## desiredDrive_reg
module desiredDrive_reg(
    input clk, rst_n,
    input [11:0] avg_torque,
    input [4:0] cadence,
    input not_pedaling,
    input [12:0] incline,
    input [2:0] scale,
    output logic [11:0] target_curr
);
logic [11:0] avg_torque_r;
logic [4:0] cadence_r;
logic not_pedaling_r;
logic [12:0] incline_r;
logic [2:0] scale_r;
logic [11:0] target_curr_nxt;
always_ff @(posedge clk, negedge rst_n) begin
    if (!rst_n) begin
        avg_torque_r <= 12'h000;
        cadence_r <= 5'h00;
        not_pedaling_r <= 1'b0;
        incline_r <= 13'h0000;
        scale_r <= 3'h0;
    end
    else begin
        avg_torque_r <= avg_torque;
        cadence_r <= cadence;
        not_pedaling_r <= not_pedaling;
        incline_r <= incline;
        scale_r <= scale;
    end
end
desiredDrive iDD(.avg_torque(avg_torque_r), .cadence(cadence_r), .not_pedaling(not_pedaling_r),
                 .incline(incline_r), .scale(scale_r), .target_curr(target_curr_nxt));
always_ff @(posedge clk, negedge rst_n) begin
    if (!rst_n)
        target_curr <= 12'h000;
    else
        target_curr <= target_curr_nxt;
end
endmodule
clock: 13.0 ns
lec_check: 0
cap_margin: 20
core_aspect_ratio: 1.75
core_margin: 10
core_utilization: 49
cts_cluster_size: 65
hold_slack_margin: 0.15
max_routing_layer: met4
slew_margin: 40
run.sh (not shown) runs the stock make flow with config.mk's settings and CLKGATE_MAP_FILE=.
The first run finished clean.
Change:
Settings changed: ABC_AREA from default to 1, CORE_ASPECT_RATIO 1.75 to default, CORE_MARGIN 10 to 2, CORE_UTILIZATION 49 to 40, CTS_CLUSTER_DIAMETER from default to 31, CTS_CLUSTER_SIZE 65 to default, HOLD_SLACK_MARGIN 0.15 to 0.19, MAX_ROUTING_LAYER met4 to default, SLEW_MARGIN 40 to 20, TNS_END_PERCENT from default to 100.
Outcome: The new run passed the timing, DRC and antenna checks; cell area goes up by about 1.4%; sequential share of layout area goes down by 0.16 points; die size goes up by 0.45%; via count goes up by 8.3%; first-iteration DRC count goes up by about 60%; worst setup slack gains 0.060 ns; maximum frequency goes up by 0.49%; register-to-register slack gains 0.06 ns.

---

desiredDrive_reg again, from the RTL that the note above started with.
clock: 12.3 ns
lec_check: 0
cap_margin: 20
core_margin: 2
core_utilization: 30
slew_margin: 20
Next try:
- CORE_UTILIZATION: 30 -> 72
- CTS_CLUSTER_SIZE: unset -> 100
- TNS_END_PERCENT: unset -> 10
- clock period: 12.3 -> 9.84 ns (I/O delays scaled with it)
After rerunning: The changed run never finished: it broke off in 5_1_grt; die size goes down by well over a third; synthesized area does not change; synthesized cell count is unchanged.
Next try:
- ABC_AREA: unset -> 1
- CTS_CLUSTER_SIZE: 100 -> unset
- SETUP_SLACK_MARGIN: unset -> 0.52
- TNS_END_PERCENT: 10 -> unset
- clock period: 9.84 -> 5.99 ns (I/O delays scaled with it)
The new run never finished: it broke off in 4_1_cts.
Synthesized cell count grows by 14%.
Area after synthesis grows by 1.2%.
Die size grows by 1.2%.
Next try:
- ABC_AREA: 1 -> unset
- CORE_UTILIZATION: 72 -> 40
- SETUP_SLACK_MARGIN: 0.52 -> unset
- clock period: 5.99 -> 12.3 ns (I/O delays scaled with it)
The changed run passed the timing, DRC and antenna checks. Area after synthesis came out lower by 1.2%. Die size climbs by 75%. Synthesized cell count went down by 13%.

---

run 1:
Starting RTL as in the previous note.
Settings: LEC_CHECK=0, CAP_MARGIN=0, CORE_MARGIN=2, CORE_UTILIZATION=72, PLACE_DENSITY_LB_ADDON=0.0, SLEW_MARGIN=20, TNS_END_PERCENT=45; clock period 11.2 ns.
Although it ran to completion, run 1 produced a layout that fails the final checks because of negative setup slack.
The inputs of run 2 differ from those of run 1 as listed below.
# run 1
export LEC_CHECK = 0
export CAP_MARGIN = 0
export CORE_MARGIN = 2
export CORE_UTILIZATION = 72
export PLACE_DENSITY_LB_ADDON = 0.0
export SLEW_MARGIN = 20
export TNS_END_PERCENT = 45
create_clock -name core_clock -period 11.2 [get_ports {clk}]
# run 2
export LEC_CHECK = 0
export CAP_MARGIN = 40
export CORE_MARGIN = 2
export CORE_UTILIZATION = 72
export PLACE_DENSITY = 0.38
export SLEW_MARGIN = 20
create_clock -name core_clock -period 11.2 [get_ports {clk}]
--- outcome ---
- Summary of the comparison: hold slack is lower in run 2, relative to run 1.
- Largest incremental delay on the critical path, run 1 and run 2: higher on run 2
- Going from run 1 to run 2, met2 usage +4.7 points, global-route usage higher.
- As far as sequential share of layout area is concerned, run 1 and run 2 perform about the same.
- Final checks on run 2, whose flow otherwise completed, came back failing, citing negative setup slack.
- Diff run 1 -> run 2 | number of ordinary and repair buffers in the finished layout | increase of 16
- From run 1 to run 2 the numbers moved as follows: data-path buffer share of cell area in the final layout higher, fmax went down by 6.1%, share of the core filled with cells in the final layout rose by 1.4 points.
--- input diff run 2..run 3 ---
# run 2
export LEC_CHECK = 0
export CAP_MARGIN = 40
export CORE_MARGIN = 2
export CORE_UTILIZATION = 72
export PLACE_DENSITY = 0.38
export SLEW_MARGIN = 20
create_clock -name core_clock -period 11.2 [get_ports {clk}]
# run 3
export LEC_CHECK = 0
export CAP_MARGIN = 0
export CORE_MARGIN = 2
export CORE_UTILIZATION = 72
export CTS_CLUSTER_SIZE = 100
export PLACE_DENSITY = 0.39
export SLEW_MARGIN = 20
create_clock -name core_clock -period 10.8 [get_ports {clk}]
Results
Run 3 did not finish; the tool stopped in global routing (5_1_grt) with error GRT-0232.
On worst-case setup slack after placement: run 3 sits below run 2.
Total number of clock tree sinks: run 2 vs run 3, no meaningful difference
Run 3: routability-driven placement congestion ratio is 0.62% lower than what run 2 reported.
Any difference in flip-flop and latch count after synthesis between run 3 and run 2 is small enough to ignore.
From run 2 to run 3, adder-cell share of the synthesized area did not move at all.
Comparing run 3 with run 2, the xor/xnor cell area share of the yosys netlist came out essentially unchanged.
The following lists how run 4 was set up differently from run 3:
# run 3
export LEC_CHECK = 0
export CAP_MARGIN = 0
export CORE_MARGIN = 2
export CORE_UTILIZATION = 72
export CTS_CLUSTER_SIZE = 100
export PLACE_DENSITY = 0.39
export SLEW_MARGIN = 20
create_clock -name core_clock -period 10.8 [get_ports {clk}]
# run 4
export LEC_CHECK = 0
export CAP_MARGIN = 0
export CORE_MARGIN = 2
export CORE_UTILIZATION = 72
export SLEW_MARGIN = 20
create_clock -name core_clock -period 11.2 [get_ports {clk}]
From the logs: run 4 reached the end of the flow and failed the layout checks with negative setup slack.
Stage in which a tool error killed run 3: global routing (5_1_grt).
Taking run 3 as the reference, in run 4 area of placed instances shows a reduction of 4.3%; post-cts sizing count shows a reduction of 30%; routability-driven placement congestion ratio shows an increase of about 0.6%; setup slack at placement shows an increase of 630 ps.

---

02-16:
desiredDrive_reg again, from the RTL that the note above started with.
clock: 11.6 ns
lec_check: 0
abc_area: 0
cap_margin: 15
core_margin: 2
core_utilization: 72
gpl_routability_driven: 1
gpl_timing_driven: 1
max_routing_layer: met4
place_density_lb_addon: 0.0
slew_margin: 35
tns_end_percent: 90
02-16 finished every stage; the final checks, however, were not passed, the failures being setup timing.
Input-level comparison between 07-18 and 02-16:
# 02-16
export LEC_CHECK = 0
export ABC_AREA = 0
export CAP_MARGIN = 15
export CORE_MARGIN = 2
export CORE_UTILIZATION = 72
export GPL_ROUTABILITY_DRIVEN = 1
export GPL_TIMING_DRIVEN = 1
export MAX_ROUTING_LAYER = met4
export PLACE_DENSITY_LB_ADDON = 0.0
export SLEW_MARGIN = 35
export TNS_END_PERCENT = 90
create_clock -name core_clock -period 11.6 [get_ports {clk}]
# 07-18
export LEC_CHECK = 0
export ABC_AREA = 0
export CAP_MARGIN = 40
export CORE_MARGIN = 2
export CORE_UTILIZATION = 72
export CTS_CLUSTER_SIZE = 86
export GPL_ROUTABILITY_DRIVEN = 1
export GPL_TIMING_DRIVEN = 1
export MAX_ROUTING_LAYER = met4
export PLACE_DENSITY = 0.38
export SLEW_MARGIN = 35
export TNS_END_PERCENT = 90
create_clock -name core_clock -period 11.6 [get_ports {clk}]
Notes after the runs:
- 07-18: PASS, flow complete, no timing, DRC or antenna violations
- Changes observed in 07-18 relative to 02-16: fraction of area in clock buffers and inverters about even, buffers inserted during post-CTS setup optimization fell 5, area growth from synthesis to final layout fell 3.5 points, final area fell about 3%.
- Fraction of area in registers, 02-16 and 07-18: higher on 07-18
- Relative to 02-16, final design utilization has decreased by 2.6 points in 07-18.

---

## run A
The RTL this note starts from:
==> flow/design.v <==
module incline_sat(
    input [12:0] incline,
    output [9:0] incline_sat
);
assign incline_sat = (~incline[12] && |incline[12:9]) ? 10'h1FF : 
                    (incline[12] && ~(&incline[12:9])) ? 10'h200 : incline[9:0];
endmodule
module desiredDrive(
    input [11:0] avg_torque,
    input [4:0] cadence,
    input not_pedaling,
    input [12:0] incline,
    input [2:0] scale,
    output [11:0] target_curr
);
localparam TORQUE_MIN = 12'h380;
localparam TOO_SMALL = 5'h05;
logic [9:0] inc_sat;
incline_sat i1( .incline(incline), .incline_sat(inc_sat));
logic [10:0] incline_factor;
assign incline_factor = {inc_sat[9], inc_sat[9:0]} + 11'd256;
logic [8:0] incline_factor_limit;
assign incline_factor_limit = (incline_factor[10] == 1'b1) ? 9'h000 : (incline_factor[9]) ? 9'h1FF : incline_factor[8:0];
logic [5:0] cadence_factor;
assign cadence_factor = (|cadence[4:1]) ? ({1'b0, cadence} + 6'd32) : 6'h00;
logic [12:0]torque_off;
assign torque_off = {1'b0, avg_torque} - {1'b0, TORQUE_MIN};
logic [12:0] torque_pos;
assign torque_pos = (torque_off[12] == 1'b1) ? 12'h000 : torque_off[11:0];
logic [30:0]assist_prod;
assign assist_prod = not_pedaling ? 30'h00000000 : (torque_pos * incline_factor_limit * cadence_factor * scale);
assign target_curr = (|assist_prod[29:27]) ? 12'hFFF : assist_prod[26:15];
endmodule
module desiredDrive_reg(
    input clk, rst_n,
    input [11:0] avg_torque,
    input [4:0] cadence,
    input not_pedaling,
    input [12:0] incline,
    input [2:0] scale,
    output logic [11:0] target_curr
);
logic [11:0] avg_torque_r;
logic [4:0] cadence_r;
logic not_pedaling_r;
logic [12:0] incline_r;
logic [2:0] scale_r;
logic [11:0] target_curr_nxt;
always_ff @(posedge clk, negedge rst_n) begin
    if (!rst_n) begin
        avg_torque_r <= 12'h000;
        cadence_r <= 5'h00;
        not_pedaling_r <= 1'b0;
        incline_r <= 13'h0000;
        scale_r <= 3'h0;
    end
    else begin
        avg_torque_r <= avg_torque;
        cadence_r <= cadence;
        not_pedaling_r <= not_pedaling;
        incline_r <= incline;
        scale_r <= scale;
    end
end
desiredDrive iDD(.avg_torque(avg_torque_r), .cadence(cadence_r), .not_pedaling(not_pedaling_r),
                 .incline(incline_r), .scale(scale_r), .target_curr(target_curr_nxt));
always_ff @(posedge clk, negedge rst_n) begin
    if (!rst_n)
        target_curr <= 12'h000;
    else
        target_curr <= target_curr_nxt;
end
endmodule
clock: 5.99 ns
lec_check: 0
abc_area: 1
cap_margin: 20
core_margin: 2
core_utilization: 72
cts_cluster_size: 99
setup_slack_margin: 0.52
slew_margin: 20
tns_end_percent: 5
Run A: it failed with a tool error in 4_1_cts, so there are no final results.
The following lists how run B was set up differently from run A:
- CTS_CLUSTER_SIZE no longer set, was 99
- PLACE_DENSITY_LB_ADDON now 0.2, previously not set
- ABC_AREA no longer set, was 1
- SETUP_SLACK_MARGIN no longer set, was 0.52
- TNS_END_PERCENT no longer set, was 5
- the clock period (ns, I/O delays scaled along) now 11.4, was 5.99
Findings:
Completing all stages was not enough for run B: its layout failed the final checks because of setup timing.
Changes observed in run B relative to run A: die width down 0.59%, number of different library cells in the post-synthesis netlist up about 55%, die footprint down 1.2%, I/O pin total flat, number of nets at floorplan down about 10%.
Input-level comparison between run C and run B:
- SETUP_SLACK_MARGIN newly set to 1.11
- CTS_CLUSTER_SIZE newly set to 28
- the clock period (ns, I/O delays scaled along) changed from 11.4 to 3.93
==> comparison <==
Seen in the log of run C: GRT-0116 during 5_1_grt, after which the run never completed.
Run B → run C: count of port buffers added during placement neither gained nor lost much, estimated wirelength of the detail-placed design went up by 42%, final estimated routing congestion in global placement now smaller, post-CTS setup buffer count moved up, yosys synthesis chip area ~0 delta.
### run C -> run D
- clearing SETUP_SLACK_MARGIN, which used to be 1.11
- clearing CTS_CLUSTER_SIZE, which used to be 28
- clearing PLACE_DENSITY_LB_ADDON, which used to be 0.2
- swapping 72 for 64 in CORE_UTILIZATION
- swapping 3.93 for 9.84 in the clock period (ns, I/O delays scaled along)
==> results <==
- Run D completed end to end; final checks failed (setup timing).
- In the summary table, run C is marked failed, with error GRT-0116 raised in 5_1_grt.
- Delta(post-place instance area, run D - run C) < 0
- Die: run D bigger than run C
- From run D to run C, number of nets at floorplan did not move at all.
- Measured against each other, run D and run C differ in number of rows created at floorplan, the higher figure coming from run D.
- Taking run C as 1.0, run D lands at 0.947 on routability congestion estimate from global placement.

---

== job 101 ==
Starts from the design.v that is shown in full above.
clock: 14.5 ns
lec_check: 0
abc_area: 0
cap_margin: 25
core_aspect_ratio: 1.98
core_margin: 8
core_utilization: 32
gpl_routability_driven: 0
gpl_timing_driven: 1
max_routing_layer: met5
setup_slack_margin: -0.09
slew_margin: 5
tns_end_percent: 90
Modified inputs, job 102 compared to job 101
diff --git a/flow/config.mk b/flow/config.mk
--- a/flow/config.mk
+++ b/flow/config.mk
@@ -9,5 +9,5 @@
 export CAP_MARGIN = 25
-export CORE_ASPECT_RATIO = 1.98
+export CORE_ASPECT_RATIO = 1.67
 export CORE_MARGIN = 8
-export CORE_UTILIZATION = 32
+export CORE_UTILIZATION = 59
 export GPL_ROUTABILITY_DRIVEN = 0
## What came out
- Changes observed in job 102 relative to job 101: cell area after placement fell 2.2%, number of inserted filler cells in the final layout lower, area reported by Yosys stat held steady.
- Critical path depth (higher): job 102
- [job 102 vs job 101] setup slack: higher in job 102
- On tap cell instance count: job 102 sits below job 101.
- Reported for job 102 and job 101, number of cells produced by synthesis turned out identical to the last digit.
[inputs] job 103 vs job 102
==> flow/config.mk <==
export PLATFORM = sky130hd
export DESIGN_NAME = desiredDrive_reg
export DESIGN_NICKNAME = desiredDrive_reg
export VERILOG_FILES = /design/flow/design.v
export SDC_FILE = /design/flow/constraint.sdc
export NUM_CORES = 4
export LEC_CHECK = 0
export CAP_MARGIN = 20
export CORE_MARGIN = 2
export CORE_UTILIZATION = 40
export SLEW_MARGIN = 20
==> flow/constraint.sdc <==
create_clock -name core_clock -period 13.0 [get_ports {clk}]
set_input_delay 2.6000 -clock core_clock [delete_from_list [all_inputs] [get_ports {clk}]]
set_output_delay 2.6000 -clock core_clock [all_outputs]
set_load 0.01 [all_outputs]
- Looking at cell count along the critical path, job 103 sits 1 above job 102.
- Higher cell count among job 103 and job 102: job 103
- Synthesized cell area came out exactly the same in job 103 and job 102.
- In the metrics for job 103 and job 102, the one carrying the higher initial cell density of the core is job 102.
- Job 102 has a higher final period demand of the worst path than job 103.
- Against job 102 as the reference, job 103 delivers a lower required time of the critical path.
- Overall track demand over capacity in global routing ended up 4.3 points lower on job 103 than on job 102.
- Width of the chip | job 103 above job 102
Setup changes, job 103 to job 104
diff --git a/flow/config.mk b/flow/config.mk
--- a/flow/config.mk
+++ b/flow/config.mk
@@ -7,5 +7,14 @@
 export LEC_CHECK = 0
-export CAP_MARGIN = 20
+export ABC_AREA = 1
+export CAP_MARGIN = 10
+export CELL_PAD_IN_SITES_GLOBAL_PLACEMENT = 3
+export CORE_ASPECT_RATIO = 1.76
 export CORE_MARGIN = 2
 export CORE_UTILIZATION = 40
-export SLEW_MARGIN = 20
+export CTS_CLUSTER_DIAMETER = 31
+export GPL_ROUTABILITY_DRIVEN = 1
+export HOLD_SLACK_MARGIN = 0.19
+export PLACE_DENSITY = 0.4
+export SETUP_SLACK_MARGIN = -1.13
+export SLEW_MARGIN = 35
+export TNS_END_PERCENT = 35
Results
- Every stage of job 104 finished as expected; the final checks, on the other hand, flagged setup timing, which means the layout fails.
- Job 104 vs job 103 — cell area rose 150 µm².
- Looking at via count, job 104 sits 8.9% above job 103.
- Worst relative slew slack: job 104 higher than job 103
- Per the comparison of job 104 with job 103, critical path arrival up 0.99 ns, number of ordinary inverters in the final layout moved up, routed wire length increased by 31% relative to the old numbers.
What job 105 does differently from job 104 at the input level:
==> flow/config.mk <==
export PLATFORM = sky130hd
export DESIGN_NAME = desiredDrive_reg
export DESIGN_NICKNAME = desiredDrive_reg
export VERILOG_FILES = /design/flow/design.v
export SDC_FILE = /design/flow/constraint.sdc
export NUM_CORES = 4
export LEC_CHECK = 0
export CAP_MARGIN = 20
export CORE_ASPECT_RATIO = 1.19
export CORE_MARGIN = 2
export CORE_UTILIZATION = 54
export HOLD_SLACK_MARGIN = 0.06
export SLEW_MARGIN = 20
Notes after the runs:
- No stage failed in job 105, and the final checks on the layout all came back clean.
- Comparing job 104 and job 105, the higher global-route wire length before repair is on job 104.
- Delta (job 105 minus job 104): fmax rose by about 8%; worst hold slack rose by 0.11 ns; final core utilization rose by 15 points.
- [compare] base=job 104 new=job 105: initial core utilization shows an increase of 14 points; critical path depth shows a reduction of 7; slack of the worst reg-to-reg path shows an increase of 0.96 ns.
